==> xenon <==
==> flow/design.v <==
module ALU (A, B, ALU_Sel, ALU_Out, Carryout, Overflow);
parameter ADD  = 0;
parameter SUB  = 1;
parameter MUL_HIGH = 2;
parameter MUL_LOW = 3;
input [31:0] A;
input [31:0] B;
input [3:0] ALU_Sel;
output [31:0] ALU_Out;
output Carryout;
output Overflow;
reg[31:0] ALU_32Result;
reg[63:0] ALU_64Result;
always @(*)
begin
    ALU_32Result = 32'h00000000;
    ALU_64Result = 64'h0000000000000000;
    case(ALU_Sel)
        ADD:        ALU_32Result = A + B;
        SUB:        ALU_32Result = A - B;
        MUL_HIGH:	ALU_64Result = A * B;
        MUL_LOW:	ALU_64Result = A * B;
        default:
        begin
            ALU_32Result = 32'h00000000;
            ALU_64Result = 64'h0000000000000000;
        end
    endcase
end
assign ALU_Out = (ALU_Sel == MUL_LOW)? ALU_64Result[31:0]: (ALU_Sel == MUL_HIGH)? ALU_64Result[63:32]:ALU_32Result[31:0];
assign Carryout = 1'b0;
assign Overflow = 1'b0;
endmodule
module alu_top (
    input             clk,
    input      [31:0] A,
    input      [31:0] B,
    input      [3:0]  ALU_Sel,
    output reg [31:0] ALU_Out,
    output reg        Carryout,
    output reg        Overflow
);
reg [31:0] a_q, b_q;
reg [3:0]  sel_q;
wire [31:0] out_d;
wire        carry_d, ovf_d;
ALU u_alu (
    .A(a_q), .B(b_q), .ALU_Sel(sel_q),
    .ALU_Out(out_d), .Carryout(carry_d), .Overflow(ovf_d)
);
always @(posedge clk) begin
    a_q      <= A;
    b_q      <= B;
    sel_q    <= ALU_Sel;
    ALU_Out  <= out_d;
    Carryout <= carry_d;
    Overflow <= ovf_d;
end
endmodule
==> flow/run.sh <==
#!/bin/bash
# the make line also repeats each setting of config.mk as NAME=value (left out here)
make -C /OpenROAD-flow-scripts/flow DESIGN_CONFIG=/design/flow/config.mk WORK_HOME=/design/flow/orfs CLKGATE_MAP_FILE= finish
==> flow/config.mk <==
export PLATFORM = sky130hd
export DESIGN_NAME = alu_top
export DESIGN_NICKNAME = alu_top
export VERILOG_FILES = /design/flow/design.v
export SDC_FILE = /design/flow/constraint.sdc
export NUM_CORES = 4
export LEC_CHECK = 0
export ABC_AREA = 1
export CAP_MARGIN = 20
export CORE_ASPECT_RATIO = 0.92
export CORE_MARGIN = 2
export CORE_UTILIZATION = 63
export CTS_CLUSTER_DIAMETER = 397
export CTS_CLUSTER_SIZE = 98
export SETUP_SLACK_MARGIN = 1.23
export SLEW_MARGIN = 20
==> flow/constraint.sdc <==
create_clock -name core_clock -period 8.2 [get_ports {clk}]
set_input_delay 1.6400 -clock core_clock [delete_from_list [all_inputs] [get_ports {clk}]]
set_output_delay 1.6400 -clock core_clock [all_outputs]
set_load 0.01 [all_outputs]
==> tundra: changes against xenon <==
- ABC_AREA: 1 -> default
- CORE_ASPECT_RATIO: 0.92 -> default
- CORE_UTILIZATION: 63 -> 40
- CTS_CLUSTER_DIAMETER: 397 -> default
- CTS_CLUSTER_SIZE: 98 -> 24
- SETUP_SLACK_MARGIN: 1.23 -> default
- TNS_END_PERCENT: default -> 10
==> flow/constraint.sdc (replaced) <==
create_clock -name core_clock -period 9.0 [get_ports {clk}]
set_input_delay 1.8000 -clock core_clock [delete_from_list [all_inputs] [get_ports {clk}]]
set_output_delay 1.8000 -clock core_clock [all_outputs]
set_load 0.01 [all_outputs]
==> nickel: changes against xenon <==
- ABC_AREA: 1 -> default
- CORE_ASPECT_RATIO: 0.92 -> default
- CORE_UTILIZATION: 63 -> 58
- CTS_CLUSTER_DIAMETER: 397 -> default
- CTS_CLUSTER_SIZE: 98 -> default
- SETUP_SLACK_MARGIN: 1.23 -> 1.87
==> flow/constraint.sdc (replaced) <==
create_clock -name core_clock -period 6.39 [get_ports {clk}]
set_input_delay 1.2780 -clock core_clock [delete_from_list [all_inputs] [get_ports {clk}]]
set_output_delay 1.2780 -clock core_clock [all_outputs]
set_load 0.01 [all_outputs]
==> comparison <==
tundra finished clean. nickel ran to the end with violations: negative setup slack. xenon ran to the end with no violations. Global-route usage, highest first: xenon, nickel, tundra. Of tundra and xenon, xenon has the higher synthesized area (gap about 7%, measured against xenon). The highest register-to-register slack belongs to xenon, the lowest to nickel. Non-clock buffer count: tundra < xenon < nickel. In nickel the utilization is higher than in xenon, by 1.2 points. Critical path depth: tundra < nickel < xenon. Flip-flop count is the same in tundra and nickel. Routed wire length: xenon > nickel > tundra. Final area, lowest first: tundra, xenon, nickel. Hold slack: nickel > tundra > xenon.


==> run C <==
RTL: the design.v shown in full above, as it stands there.
==> flow/config.mk <==
export PLATFORM = sky130hd
export DESIGN_NAME = alu_top
export DESIGN_NICKNAME = alu_top
export VERILOG_FILES = /design/flow/design.v
export SDC_FILE = /design/flow/constraint.sdc
export NUM_CORES = 4
export LEC_CHECK = 0
export ABC_AREA = 1
export CAP_MARGIN = 25
export CELL_PAD_IN_SITES_DETAIL_PLACEMENT = 2
export CORE_MARGIN = 2
export CORE_UTILIZATION = 40
export CTS_CLUSTER_SIZE = 27
export GPL_ROUTABILITY_DRIVEN = 0
export GPL_TIMING_DRIVEN = 0
export MAX_ROUTING_LAYER = met4
export MIN_ROUTING_LAYER = met2
export PLACE_DENSITY_LB_ADDON = 0.22
export SETUP_SLACK_MARGIN = 0.33
export SLEW_MARGIN = 20
==> flow/constraint.sdc <==
create_clock -name core_clock -period 9.0 [get_ports {clk}]
set_input_delay 1.8000 -clock core_clock [delete_from_list [all_inputs] [get_ports {clk}]]
set_output_delay 1.8000 -clock core_clock [all_outputs]
set_load 0.01 [all_outputs]
run.sh (not shown) runs the stock make flow with config.mk's settings and CLKGATE_MAP_FILE=.
==> run X: changes against run C <==
==> flow/config.mk (replaced) <==
export PLATFORM = sky130hd
export DESIGN_NAME = alu_top
export DESIGN_NICKNAME = alu_top
export VERILOG_FILES = /design/flow/design.v
export SDC_FILE = /design/flow/constraint.sdc
export NUM_CORES = 4
export LEC_CHECK = 0
export CAP_MARGIN = 15
export CORE_ASPECT_RATIO = 1.03
export CORE_MARGIN = 2
export CORE_UTILIZATION = 55
export GPL_ROUTABILITY_DRIVEN = 0
export MIN_ROUTING_LAYER = met1
export PLACE_DENSITY = 0.6
export SLEW_MARGIN = 20
export TNS_END_PERCENT = 15
==> flow/constraint.sdc (replaced) <==
create_clock -name core_clock -period 10.2 [get_ports {clk}]
set_input_delay 2.0400 -clock core_clock [delete_from_list [all_inputs] [get_ports {clk}]]
set_output_delay 2.0400 -clock core_clock [all_outputs]
set_load 0.01 [all_outputs]
==> notes <==
Run C aborted during global routing (5_1_grt) with GRT-0116. Run X finished clean. Of run C and run X, run C has the higher area after synthesis (gap 8.0%, measured against run X). Against run C, the die size of run X is lower by about 32%. Of run X and run C, run C has the higher synthesized cell count (gap about 26%, measured against run C).
==> figures <==
Outcome: run C did not finish; run X no timing/DRC/antenna violations
Last stage reached: run C global routing (5_1_grt); run X -
Cells after Synth: run C 5727; run X 4257
Post-Synth Simple-Gate Area: run C 20.73%; run X 17.59%
Average size of a mapped cell: run C 7.224 um2; run X 8.997 um2
Floorplan Utilization: run C 40.49%; run X 55.38%
Mux share of post-synthesis cell area: run C 0%; run X 0.2875%
Yosys stat cell total: run C 5727; run X 4257
Std-Cell Rows: run C 117; run X 98
Placed cell count: run C 7203; run X 5078
Die boundary width: run C 325.6 um; run X 264.0 um
Count of distinct cell types in the synthesized netlist: run C 41; run X 74
Area of the mapped netlist: run C 41370 um2; run X 38300 um2
Detailed Place HPWL: run C 284.1 mm; run X 88.89 mm
Die Span Y: run C 325.6 um; run X 271.8 um
Area share of fa/ha/maj cells after synthesis: run C 52.35%; run X 56.55%
Compound-gate portion of the synthesized area: run C 2.670%; run X 6.396%
Post-synthesis chip area from yosys: run C 41370 um2; run X 38300 um2
Seq share, synth: run C 4.839%; run X 5.227%


==> exp/umber: inputs <==
// alu_top: RTL as listed in full above, without the edits since
==> flow/config.mk <==
export PLATFORM = sky130hd
export DESIGN_NAME = alu_top
export DESIGN_NICKNAME = alu_top
export VERILOG_FILES = /design/flow/design.v
export SDC_FILE = /design/flow/constraint.sdc
export NUM_CORES = 4
export LEC_CHECK = 0
export CAP_MARGIN = 20
export CORE_MARGIN = 2
export CORE_UTILIZATION = 72
export PLACE_DENSITY = 0.64
export SLEW_MARGIN = 20
==> flow/constraint.sdc <==
create_clock -name core_clock -period 6.73 [get_ports {clk}]
set_input_delay 1.3460 -clock core_clock [delete_from_list [all_inputs] [get_ports {clk}]]
set_output_delay 1.3460 -clock core_clock [all_outputs]
set_load 0.01 [all_outputs]
==> exp/violet (differences from exp/umber) <==
--- a/flow/config.mk
+++ b/flow/config.mk
@@ -7,6 +7,8 @@
 export LEC_CHECK = 0
+export ABC_AREA = 1
 export CAP_MARGIN = 20
+export CORE_ASPECT_RATIO = 0.92
 export CORE_MARGIN = 2
-export CORE_UTILIZATION = 72
-export PLACE_DENSITY = 0.64
+export CORE_UTILIZATION = 52
+export SETUP_SLACK_MARGIN = 1.23
 export SLEW_MARGIN = 20
==> flow/constraint.sdc (replaced) <==
create_clock -name core_clock -period 8.2 [get_ports {clk}]
set_input_delay 1.6400 -clock core_clock [delete_from_list [all_inputs] [get_ports {clk}]]
set_output_delay 1.6400 -clock core_clock [all_outputs]
set_load 0.01 [all_outputs]
==> flow_summary_export.csv <==
group,metric,value,unit
run_status,status,"no timing/DRC/antenna violations",
detailed_routing,diodes,2,
worst_setup_path,crit_required,8560,ps
worst_setup_path,worst_reg_to_reg_setup_slack,1340,ps
detailed_routing,routed-via-count,35293,
logic_synthesis,biggest_area_contributors_in_the_synthesized_netlist,"fa_1 (43%), inv_1 (16%), nand2_1 (16%)",
floorplanning,rows,99,
layout,comb_cells,3602,
-- figures above: exp/violet

==> flow_summary_export.csv <==
group,metric,value,unit
layout,comb_cells,2996,
detailed_routing,routed-via-count,32602,
worst_setup_path,crit_required,7000,ps
floorplanning,rows,84,
run_status,check-failures,"setup timing",
run_status,status,"finished with violations",
sta,final.setup.worst_slack,-848,ps
sta,setup_viol,32,
-- figures above: exp/umber

